==> v28 <==
## mul
module mul(
    input  wire        clk,
    input  wire        rst,
    input  wire [63:0] lm,
    input  wire [63:0] rm,
    input  wire [1:0]  Data_type,
    output reg  [19:0] mul_out
);
wire is_8;
wire is_exp4;
wire is_ternary;
assign is_8 = Data_type==2'b11 || Data_type==2'b00; 
assign lm_is_int8 = Data_type==2'b11;
assign is_exp4 = Data_type==2'b10;
assign is_ternary = Data_type==2'b01;
wire [8:0] lms_0;
wire [8:0] lms_1;
wire [8:0] lms_2;
wire [8:0] lms_3;
wire [8:0] lms_4;
wire [8:0] lms_5;
wire [8:0] lms_6;
wire [8:0] lms_7;
wire [7:0] rm8_0;
wire [7:0] rm8_1;
wire [7:0] rm8_2;
wire [7:0] rm8_3;
wire [7:0] rm8_4;
wire [7:0] rm8_5;
wire [7:0] rm8_6;
wire [7:0] rm8_7;
wire [16:0] mul_int8_0;
wire [16:0] mul_int8_1;
wire [16:0] mul_int8_2;
wire [16:0] mul_int8_3;
wire [16:0] mul_int8_4;
wire [16:0] mul_int8_5;
wire [16:0] mul_int8_6;
wire [16:0] mul_int8_7;
assign lms_0 = !is_8 ? 9'd0 : lm_is_int8 ? {lm[7 ],lm[7 :0 ]} : {1'b0,lm[7 :0 ]};
assign lms_1 = !is_8 ? 9'd0 : lm_is_int8 ? {lm[15],lm[15:8 ]} : {1'b0,lm[15:8 ]};
assign lms_2 = !is_8 ? 9'd0 : lm_is_int8 ? {lm[23],lm[23:16]} : {1'b0,lm[23:16]};
assign lms_3 = !is_8 ? 9'd0 : lm_is_int8 ? {lm[31],lm[31:24]} : {1'b0,lm[31:24]};
assign lms_4 = !is_8 ? 9'd0 : lm_is_int8 ? {lm[39],lm[39:32]} : {1'b0,lm[39:32]};
assign lms_5 = !is_8 ? 9'd0 : lm_is_int8 ? {lm[47],lm[47:40]} : {1'b0,lm[47:40]};
assign lms_6 = !is_8 ? 9'd0 : lm_is_int8 ? {lm[55],lm[55:48]} : {1'b0,lm[55:48]};
assign lms_7 = !is_8 ? 9'd0 : lm_is_int8 ? {lm[63],lm[63:56]} : {1'b0,lm[63:56]};
assign {rm8_7,rm8_6,rm8_5,rm8_4,rm8_3,rm8_2,rm8_1,rm8_0} = rm;
mul_int8     u_mul_int8_0(
  ...
export LEC_CHECK = 0
export CAP_MARGIN = 20
export CORE_ASPECT_RATIO = 0.5
export CORE_MARGIN = 7
export CORE_UTILIZATION = 60
export CTS_CLUSTER_DIAMETER = 293
export CTS_CLUSTER_SIZE = 99
export HOLD_SLACK_MARGIN = -0.09
export PLACE_DENSITY = 0.76
export SETUP_SLACK_MARGIN = -0.65
export SLEW_MARGIN = 20
export TNS_END_PERCENT = 20
create_clock -name core_clock -period 6.5 [get_ports {clk}]
run.sh (not shown) runs the stock make flow with config.mk's settings and CLKGATE_MAP_FILE=.
==> inputs of v4, as changes to v28 <==
CORE_ASPECT_RATIO = 1.76   (was 0.5)
==> inputs of v33, as changes to v28 <==
ABC_AREA = 1   (was not set)
CORE_ASPECT_RATIO = not set   (was 0.5)
CORE_MARGIN = 2   (was 7)
CORE_UTILIZATION = 66   (was 60)
CTS_CLUSTER_DIAMETER = 287   (was 293)
HOLD_SLACK_MARGIN = not set   (was -0.09)
PLACE_DENSITY = 0.4   (was 0.76)
SETUP_SLACK_MARGIN = not set   (was -0.65)
TNS_END_PERCENT = not set   (was 20)
==> flow/constraint.sdc (replaced) <==
create_clock -name core_clock -period 5.47 [get_ports {clk}]
set_input_delay 1.0940 -clock core_clock [delete_from_list [all_inputs] [get_ports {clk}]]
set_output_delay 1.0940 -clock core_clock [all_outputs]
set_load 0.01 [all_outputs]
==> notes <==
In v28 the wire length is larger than in v33, by about 1.2%. Die size, lowest first: v33, v4, v28. The lowest first-iteration DRC count belongs to v4, the highest to v28. Core utilization: v28 is lower than v33 (16 points). v33 completed without violations. v4 produced a clean layout. v28 went through all stages and came out clean. Against v28, the critical path depth of v33 is higher by 7. Between v28 and v33, the lower total power is in v28 (gap 33%, measured against v33). Setup slack: v4 > v28 > v33. Of v4 and v33, v33 has the higher worst hold slack (gap 76 ps).
==> figures <==
Result of the run: v4 timing/DRC/antenna clean; v28 timing/DRC/antenna clean; v33 timing/DRC/antenna clean
Global-route wire length before repair: v4 246000 um; v28 244000 um; v33 240000 um
Most popular library cell in the synthesized design by count: v4 sky130_fd_sc_hd__a21oi_1; v28 sky130_fd_sc_hd__a21oi_1; v33 sky130_fd_sc_hd__nand2_1
Buffer-and-inverter tally for the worst setup path: v4 5; v28 6; v33 9
DIE HEIGHT: v4 380 um; v28 209 um; v33 258 um
Required @ worst endpoint: v4 6830 ps; v28 6810 ps; v33 5860 ps
RePlAce Congestion: v4 1.01; v28 1.02; v33 1.08
Violation tally from detailed-route iteration zero: v4 4424; v28 6253; v33 6119
Worst setup path end: v4 pp_reg[0][14]$_SDFF_PP0_; v28 pp_reg[1][13]$_SDFF_PP0_; v33 pp_reg[0][13]$_SDFF_PP0_
Post-Syn Nets: v4 7282; v28 7282; v33 7356
Starting utilization of the core area: v4 0.603; v28 0.607; v33 0.670
Cell-internal power: v4 7.94 mW; v28 7.85 mW; v33 11.6 mW
Ratio of routed vias to standard cells: v4 6.46; v28 6.49; v33 6.17
Cell area power density: v4 330 nW/um^2; v28 336 nW/um^2; v33 479 nW/um^2
Slowest stage delay, CP: v4 490 ps; v28 520 ps; v33 520 ps
Setup clock skew after layout: v4 17.1 ps; v28 11.3 ps; v33 20.4 ps
Placed insts: v4 7465; v28 7388; v33 8111


==> inputs of job 5707 <==
mul again, from the RTL that the note above started with.
// mul
module mul(
    input  wire        clk,
    input  wire        rst,
    input  wire [63:0] lm,
    input  wire [63:0] rm,
    input  wire [1:0]  Data_type,
    output reg  [19:0] mul_out
);
wire is_8;
wire is_exp4;
wire is_ternary;
assign is_8 = Data_type==2'b11 || Data_type==2'b00; 
assign lm_is_int8 = Data_type==2'b11;
assign is_exp4 = Data_type==2'b10;
assign is_ternary = Data_type==2'b01;
wire [8:0] lms_0;
wire [8:0] lms_1;
wire [8:0] lms_2;
wire [8:0] lms_3;
wire [8:0] lms_4;
wire [8:0] lms_5;
wire [8:0] lms_6;
wire [8:0] lms_7;
wire [7:0] rm8_0;
wire [7:0] rm8_1;
wire [7:0] rm8_2;
wire [7:0] rm8_3;
wire [7:0] rm8_4;
wire [7:0] rm8_5;
wire [7:0] rm8_6;
wire [7:0] rm8_7;
wire [16:0] mul_int8_0;
wire [16:0] mul_int8_1;
wire [16:0] mul_int8_2;
wire [16:0] mul_int8_3;
wire [16:0] mul_int8_4;
wire [16:0] mul_int8_5;
wire [16:0] mul_int8_6;
wire [16:0] mul_int8_7;
assign lms_0 = !is_8 ? 9'd0 : lm_is_int8 ? {lm[7 ],lm[7 :0 ]} : {1'b0,lm[7 :0 ]};
assign lms_1 = !is_8 ? 9'd0 : lm_is_int8 ? {lm[15],lm[15:8 ]} : {1'b0,lm[15:8 ]};
assign lms_2 = !is_8 ? 9'd0 : lm_is_int8 ? {lm[23],lm[23:16]} : {1'b0,lm[23:16]};
assign lms_3 = !is_8 ? 9'd0 : lm_is_int8 ? {lm[31],lm[31:24]} : {1'b0,lm[31:24]};
assign lms_4 = !is_8 ? 9'd0 : lm_is_int8 ? {lm[39],lm[39:32]} : {1'b0,lm[39:32]};
  ...
export LEC_CHECK = 0
export ABC_AREA = 1
export CAP_MARGIN = 0
export CORE_MARGIN = 2
export CORE_UTILIZATION = 72
export CTS_CLUSTER_DIAMETER = 362
export CTS_CLUSTER_SIZE = 15
export GPL_ROUTABILITY_DRIVEN = 0
export HOLD_SLACK_MARGIN = 0.29
export PLACE_DENSITY_LB_ADDON = 0.01
export SETUP_SLACK_MARGIN = 0.46
export SLEW_MARGIN = 40
create_clock -name core_clock -period 1.75 [get_ports {clk}]
==> job 1738 (differences from job 5707) <==
==> flow/config.mk (replaced) <==
export PLATFORM = sky130hd
export DESIGN_NAME = mul
export DESIGN_NICKNAME = mul
export VERILOG_FILES = /design/flow/design.v
export SDC_FILE = /design/flow/constraint.sdc
export NUM_CORES = 4
export LEC_CHECK = 0
export CAP_MARGIN = 20
export CORE_MARGIN = 2
export CORE_UTILIZATION = 40
export SLEW_MARGIN = 20
==> flow/constraint.sdc (replaced) <==
create_clock -name core_clock -period 6.26 [get_ports {clk}]
set_input_delay 1.2520 -clock core_clock [delete_from_list [all_inputs] [get_ports {clk}]]
set_output_delay 1.2520 -clock core_clock [all_outputs]
set_load 0.01 [all_outputs]
==> job 2454 (differences from job 5707) <==
==> flow/config.mk (replaced) <==
export PLATFORM = sky130hd
export DESIGN_NAME = mul
export DESIGN_NICKNAME = mul
export VERILOG_FILES = /design/flow/design.v
export SDC_FILE = /design/flow/constraint.sdc
export NUM_CORES = 4
export LEC_CHECK = 0
export CAP_MARGIN = 20
export CORE_MARGIN = 2
export CORE_UTILIZATION = 66
export SETUP_SLACK_MARGIN = -0.35
export SLEW_MARGIN = 20
==> flow/constraint.sdc (replaced) <==
create_clock -name core_clock -period 5.11 [get_ports {clk}]
set_input_delay 1.0220 -clock core_clock [delete_from_list [all_inputs] [get_ports {clk}]]
set_output_delay 1.0220 -clock core_clock [all_outputs]
set_load 0.01 [all_outputs]
==> impl_metrics.tcl <==
# implementation run metrics
set metrics [dict create \
    syn_avg_cell_area_um2 6.649 \
    synth_top_area_share 0.1592 \
    area_leaders "ha_1 (16%), fa_1 (14%), nand2_1 (10%)" \
    syn_inst 6384 \
    fp_nets 7356 \
    chip_area_um2 60910 \
    synth_xor_xnor_area_share 0.02237 \
    die_h_um 246.8 \
    yosysChipArea_um2 42450 \
    error_line "[ERROR DPL-0038] Utilization greater than 100%, impossible to legalize" \
    muxShareOfSynthArea 0 \
    outcome "did not finish" \
    syn_area_um2 42450 \
    lastStage "detailed placement (3_5_place_dp)" \
]
Source of the figures above: job 5707

==> impl_metrics.tcl <==
# metrics dict for downstream scripts
set metrics [dict create \
    outcome "failed layout checks" \
    violations "negative setup slack" \
    yosysChipArea_um2 45620 \
    syn_avg_cell_area_um2 7.230 \
    synth_top_area_share 0.1481 \
    synth_xor_xnor_area_share 0.06393 \
    fin_ws_ns -0.7854 \
    setup_viol_count_final 90 \
]
Source of the figures above: job 2454

==> impl_metrics.tcl <==
# metrics dict for downstream scripts
set metrics [dict create \
    synth_xor_xnor_area_share 0.06393 \
    syn_avg_cell_area_um2 7.230 \
    outcome "finished clean" \
    yosysChipArea_um2 45620 \
    chip_area_um2 116800 \
    area_leaders "ha_1 (15%), fa_1 (13%), dfxtp_1 (6.8%)" \
    syn_area_um2 45620 \
    power_leakage_uw 0.02488 \
    synth_top_area_share 0.1481 \
    die_h_um 341.7 \
    muxShareOfSynthArea 0.06185 \
    syn_inst 6310 \
]
Source of the figures above: job 1738

Power is estimated from default activity; no workload was simulated.
